Design AProject2, start of the top module:
module AProject2(led,lednext,switch,switchnext,btn, clk, rst, a, b, c, d, e, f, g, an
    );
Size: roughly 2600 cells after synthesis, about 33 I/O pins.
clock: 10.5 ns
lec_check: 0
abc_area: 0
cap_margin: 15
cell_pad_in_sites_global_placement: 0
core_margin: 2
core_utilization: 72
cts_cluster_diameter: 234
hold_slack_margin: 0.28
max_routing_layer: met5
min_routing_layer: met1
setup_slack_margin: -0.67
slew_margin: 20
run.sh (not shown) runs the stock make flow with config.mk's settings and CLKGATE_MAP_FILE=.
The first run ended with an error in clock tree synthesis, error DPL-0038.
Edit:
- ABC_AREA: 0 -> not set
- CELL_PAD_IN_SITES_GLOBAL_PLACEMENT: 0 -> not set
- CORE_UTILIZATION: 72 -> 51
- CTS_CLUSTER_DIAMETER: 234 -> not set
- HOLD_SLACK_MARGIN: 0.28 -> not set
- MAX_ROUTING_LAYER: met5 -> not set
- MIN_ROUTING_LAYER: met1 -> not set
- SETUP_SLACK_MARGIN: -0.67 -> not set
- clock period: 10.5 -> 17.3 ns (I/O delays scaled with it)
The changed run finished clean.
Synthesized area is unchanged.
Synthesized cell count does not change.
Die size rises by 40%.
Edit:
- CAP_MARGIN: 15 -> 20
- CORE_UTILIZATION: 51 -> 58
- SETUP_SLACK_MARGIN: not set -> -0.92
- clock period: 17.3 -> 12.0 ns (I/O delays scaled with it)
With this change the flow completed, yet does not pass: setup timing.
Clock-buffer cell count goes up by 1.
Register-to-register slack is worse by 3200 ps.
Power rose by 40%.
Core utilization rises by 22 points.
Final area rises by about 20%.
Die area shrinks by about 12%.
Hold slack is better by 5.4 ps.
Non-clock buffer count went up by 495.


The RTL this note starts from:
==> flow/design.v <==
`timescale 1ns / 1ps
module AProject2(led,lednext,switch,switchnext,btn, clk, rst, a, b, c, d, e, f, g, an
    );
input [3:0] btn; 
input [4:0] switch;
input [2:0] switchnext;
input clk; 
input rst;                                   
output a, b, c, d, e, f, g;  
output [3:0] an; 
output [4:0] led;
output [2:0] lednext;
reg a, b, c, d, e, f, g;  
reg [3:0] an;
reg slow_clock;
integer i;
integer count;
integer led_count;
integer guess;
integer guess_count;
integer guess_count2;
integer guess_count3;
reg countPL1;
reg countPL2;
reg countPL2values;
reg tempcount;
reg equaltemp;
reg freeze;
reg switchnextcount;
reg [4:0] led;
reg [2:0] lednext;
reg [4:0] dig;
reg [5:0] button0;
reg [5:0] button1;
reg [5:0] button2;
reg [5:0] button3;
reg [5:0] player1_0;
reg [5:0] player1_1;
reg [5:0] player1_2;
reg [5:0] player1_3;
reg [5:0] player2_0;
reg [5:0] player2_1;
reg [5:0] player2_2;
reg [5:0] player2_3;
reg [19:0] player1_full;
reg [19:0] player2_full;
wire slow_tick = (count > 900) && (slow_clock == 1'b0);
always @(posedge clk) 
begin
	if (rst)
	begin
		count<=0;
		slow_clock<=0;
	end
	else if (count > 900)
	begin
		count<=1;
		slow_clock<=~slow_clock;
	end
	else
		count<=count+1;
end
always @(posedge clk) 
if (rst)
begin
	a=0; b=0; c=0; d=0; e=0; f=0; g=0;
	an=0; led=0; lednext=0; dig=0;
	led_count=0;
	guess=0; guess_count=0; guess_count2=0; guess_count3=0;
	countPL1=0; countPL2=0; countPL2values=0;
	tempcount=0; equaltemp=0; freeze=0; switchnextcount=0;
	button0=0; button1=0; button2=0; button3=0;
	player1_0=0; player1_1=0; player1_2=0; player1_3=0;
	player2_0=0; player2_1=0; player2_2=0; player2_3=0;
	player1_full=0; player2_full=0;
end
else if (slow_tick)
begin
	if(freeze==0)
	begin
		led=switch;
		lednext=switchnext;
	end
	if (switch[4] == 0)                                 
	begin
		an=4'b 1111;
		button0=5'b00000;							
		button1=5'b10001;							
		button2=5'b00001;							
		button3=5'b00100;	
		countPL1=0;
		countPL2=0;
		countPL2values=0;
		tempcount=0;
		equaltemp=0;
		freeze=0;
		guess=0;
		guess_count=0;
		guess_count2=0;
		guess_count3=0;			
		player1_0=0;
		player1_1=0;
		player1_2=0;
		player1_3=0;
		player2_0=0;
		player2_1=0;
		player2_2=0;
		player2_3=0;
		player1_full=0;
		player2_full=0;			
	end
   else
		if(freeze==1)
		begin
			if (led_count > 5000) 
			begin 
				led_count=0;
				led=~led; 
				lednext=~lednext;
			end 
			led_count = led_count+1; 
		end
		if(switchnext[2]==1)								 
		begin
			if(switchnextcount==0)
			begin
				button0=player2_0;
				button1=player2_1;
				button2=player2_2;
				button3=player2_3;
				switchnextcount=1;
			end	
		end
		else
		begin
		switchnextcount=0;
		end
	 	if(switchnext[1]==0)									 
		begin
			if(countPL1==0)
			begin
				button0=5'b00000;
				button1=5'b10001;
				button2=5'b00001;
				button3=5'b00100;	
				countPL1=1;
				countPL2=0;
			end
		end
      begin 
			case (an)
				4'b 1110: an=4'b 1101;	
				4'b 1101: an=4'b 1011;  
				4'b 1011: an=4'b 0111;
				4'b 0111: an=4'b 1110;
				4'b 1111:an=4'b 0111;				
				default: an=1111; 
			endcase
			case (an)
				4'b 0111:  
				begin
					if(btn == 4'b0001)
					begin
						if(freeze==0)
						begin
							button0=switch;
							dig=button0;  
						end			
					end
					else
					begin
						dig=button0;
					end
				end
				4'b 1011: 
				begin
					if(btn == 4'b0010)
					begin
						if(freeze==0)
						begin								
							button1=switch;
							dig=button1;
						end
					end
					else
					begin
						dig=button1;
					end
				end	 
				4'b 1101: 
				begin
					if(btn == 4'b0100)
					begin
						if(freeze==0)
						begin								
							button2=switch;
							dig=button2;
						end
					end
					else
					begin
						dig=button2;
					end
				end
				4'b1110:  
				begin
					if(btn == 4'b1000)
					begin
						if(freeze==0)
						begin
							button3=switch;
							dig=button3;
						end
					end
					else
					begin
						dig=button3;
					end	
				end
			endcase
			if(switchnext[1]==1)														 
			begin
				if(countPL2==0)
				begin
					player1_0=button0;						     					 
					player1_1=button1;
					player1_2=button2;
					player1_3=button3;
					player1_full[4:0]=player1_0;
					player1_full[9:5]=player1_1;
					player1_full[14:10]=player1_2;
					player1_full[19:15]=player1_3;
					button0=5'b00000;
					button1=5'b10010;
					button2=5'b00001;
					button3=5'b00100;	
					countPL1=0;
					countPL2=1;
				end
				if(switchnext[0]==1)													 
				begin
					if(countPL2values==0)
					begin					
						player2_0=button0;						     					 
						player2_1=button1;
						player2_2=button2;
						player2_3=button3;
						player2_full[4:0]=player2_0;
						player2_full[9:5]=player2_1;
						player2_full[14:10]=player2_2;
						player2_full[19:15]=player2_3;								
						countPL2values=1;
					end
				end
				if(switchnext[0]==0)													 
				begin
					if(countPL2values==1)
					begin
						if(player2_full < player1_full)     					 
						begin
							button0=5'b 00000;
							button1=5'b 00011;
							button2=5'b 00001;
							button3=5'b 10010;
							guess=guess+1;
							countPL2values=0;
						end
						if(player2_full > player1_full)      					 
						begin
							button0=5'b 00000;
							button1=5'b 00101;
							button2=5'b 00010;
							button3=5'b 10010;
							guess=guess+1;
							countPL2values=0;
						end
						if(player2_full == player1_full)
						begin
							if(equaltemp==0)
							begin
								guess=guess+1;
								equaltemp=1;
							end
							if(guess>=1000 && guess<10000)
							begin
								guess=guess-1000;
								guess_count3=guess_count3+1;
							end												
							if(guess>=100 && guess<1000)
							begin
								guess=guess-100;
								guess_count2=guess_count2+1;
							end
							if(guess>=10 && guess<100)
							begin
								guess=guess-10;
								guess_count=guess_count+1;													
							end
							if(guess<10)
							begin
								if(tempcount==0)
								begin
									guess=guess+16;
									guess_count=guess_count+16;
									guess_count2=guess_count2+16;
									guess_count3=guess_count3+16;														
									tempcount=1;
								end
								button0=guess;
								button1=guess_count;
								button2=guess_count2;
								button3=guess_count3;
								led=0;
								lednext=0;
								countPL2values=0;
								freeze=1;
							end
						end											
					end
				end
			end
		end
		case (dig) 
		  5'b11111:  begin   
							a=0; b=1; c=1; d=1; e=0; f=0; g=0;  
						 end
		  5'b11110:  begin    
							a=0; b=1; c=1; d=0; e=0; f=0; g=0;  
						 end
		  5'b11101:  begin   
							a=1; b=0; c=0; d=0; e=0; f=1; g=0;  
						 end
		  5'b11100:  begin    
							a=0; b=1; c=1; d=0; e=0; f=0; g=1;  
						 end
		  5'b11011:  begin    
							a=1; b=1; c=0; d=0; e=0; f=0; g=0;  
						 end
		  5'b11010:  begin    
							a=0; b=0; c=0; d=1; e=0; f=0; g=0;  
						 end
		  5'b11001:  begin    
							a=0; b=0; c=0; d=1; e=1; f=0; g=0;  
						 end
		  5'b11000:  begin    
							a=0; b=0; c=0; d=0; e=0; f=0; g=0;  
						 end
		  5'b10111:  begin   
							a=0; b=0; c=0; d=1; e=1; f=1; g=1;  
						 end
		  5'b10110:  begin    
							a=0; b=1; c=0; d=0; e=0; f=0; g=0;  
						 end	
		  5'b10101:  begin    
							a=0; b=1; c=0; d=0; e=1; f=0; g=0;  
						 end
		  5'b10100:  begin    
							a=1; b=0; c=0; d=1; e=1; f=0; g=0;  
						 end
		  5'b10011:  begin    
							a=0; b=0; c=0; d=0; e=1; f=1; g=0;  
						 end 
		  5'b10010:  begin     
							a=0; b=0; c=1; d=0; e=0; f=1; g=0;    
						 end 
		  5'b10001:  begin     
							a=1; b=0; c=0; d=1; e=1; f=1; g=1;  
						 end 
		  5'b10000:  begin    
							a=0; b=0; c=0; d=0; e=0; f=0; g=1;  
						 end 
		  5'b00001:  begin    
							a=1; b=1; c=1; d=0; e=0; f=0; g=1;     
						 end
		  5'b00010:  begin    
							a=1; b=0; c=0; d=1; e=0; f=0; g=0;     
						 end	
		  5'b00011:  begin    
							a=1; b=1; c=0; d=0; e=0; f=1; g=0;     
						 end			 
		  5'b00100:  begin    
							a=0; b=0; c=1; d=1; e=0; f=0; g=0;     
						 end
		  5'b00101:  begin    
							a=1; b=1; c=1; d=1; e=0; f=1; g=1;     
						 end
		  5'b00110:  begin    
							a=1; b=0; c=0; d=0; e=0; f=0; g=1;     
						 end
		  5'b00111:  begin    
							a=0; b=1; c=0; d=0; e=1; f=0; g=1;     
						 end
		  5'b01000:  begin    
							a=1; b=0; c=0; d=0; e=1; f=0; g=0;     
						 end					 
		  5'b00000:  begin    
							a=1; b=1; c=1; d=1; e=1; f=1; g=1;      
						 end 	
		  default:  begin    
							a=1; b=1; c=1; d=1; e=1; f=1; g=1;  
						end 
		endcase 
	end
endmodule
Settings: LEC_CHECK=0, CAP_MARGIN=20, CORE_MARGIN=2, CORE_UTILIZATION=40, SLEW_MARGIN=20; clock period 21.6 ns.
==> next run, changes <==
ABC_AREA = 0   (was default)
CAP_MARGIN = 40   (was 20)
CELL_PAD_IN_SITES_GLOBAL_PLACEMENT = 1   (was default)
CORE_UTILIZATION = 70   (was 40)
CTS_CLUSTER_DIAMETER = 209   (was default)
MAX_ROUTING_LAYER = met5   (was default)
MIN_ROUTING_LAYER = met1   (was default)
SETUP_SLACK_MARGIN = -0.67   (was default)
clock period = 11.1 ns   (was 21.6 ns; I/O delays follow)
The new run never finished: it broke off in 3_1_place_gp_skip_io with GPL-0301.
Die area fell by well over a third.
Synthesized cell count is unchanged.
Synthesized area stays the same.
==> next run, changes <==
ABC_AREA = default   (was 0)
CAP_MARGIN = 20   (was 40)
CELL_PAD_IN_SITES_GLOBAL_PLACEMENT = default   (was 1)
CORE_UTILIZATION = 58   (was 70)
CTS_CLUSTER_DIAMETER = default   (was 209)
MAX_ROUTING_LAYER = default   (was met5)
MIN_ROUTING_LAYER = default   (was met1)
SETUP_SLACK_MARGIN = 3.2   (was -0.67)
clock period = 12.0 ns   (was 11.1 ns; I/O delays follow)
=> With this change the flow did not get past 5_1_grt with GRT-0232. Synthesized area stays the same. Die area rose by 20%. Synthesized cell count stays the same.
==> next run, changes <==
CAP_MARGIN = 35   (was 20)
CORE_UTILIZATION = 51   (was 58)
PLACE_DENSITY_LB_ADDON = 0.04   (was default)
SETUP_SLACK_MARGIN = default   (was 3.2)
clock period = 17.3 ns   (was 12.0 ns; I/O delays follow)
With this change the flow finished clean.
Die size came out higher by roughly a tenth.
Synthesized cell count is unchanged.
Area after synthesis does not change.
==> next run, changes <==
ABC_AREA = 1   (was default)
CAP_MARGIN = 20   (was 35)
CORE_UTILIZATION = 72   (was 51)
CTS_CLUSTER_DIAMETER = 242   (was default)
CTS_CLUSTER_SIZE = 80   (was default)
PLACE_DENSITY_LB_ADDON = 0.21   (was 0.04)
SETUP_SLACK_MARGIN = 1.64   (was default)
clock period = 12.0 ns   (was 17.3 ns; I/O delays follow)
What happened: The new run aborted during 5_1_grt on GRT-0116; area after synthesis goes up by about a fifth; die size goes down by about a fifth; synthesized cell count goes up by well over a third.
==> next run, changes <==
CELL_PAD_IN_SITES_DETAIL_PLACEMENT = 1   (was default)
CELL_PAD_IN_SITES_GLOBAL_PLACEMENT = 2   (was default)
CORE_ASPECT_RATIO = 1.15   (was default)
CORE_UTILIZATION = 28   (was 72)
CTS_CLUSTER_DIAMETER = 229   (was 242)
CTS_CLUSTER_SIZE = default   (was 80)
GPL_TIMING_DRIVEN = 0   (was default)
PLACE_DENSITY_LB_ADDON = default   (was 0.21)
SETUP_SLACK_MARGIN = default   (was 1.64)
clock period = 20.6 ns   (was 12.0 ns; I/O delays follow)
The changed run passed the timing, design-rule and antenna checks.
Die area increases to 2.5 times its value.
Synthesized cell count stays the same.
Synthesized area stays the same.
Power figures rest on the tool's default switching activity, not on a simulated workload.
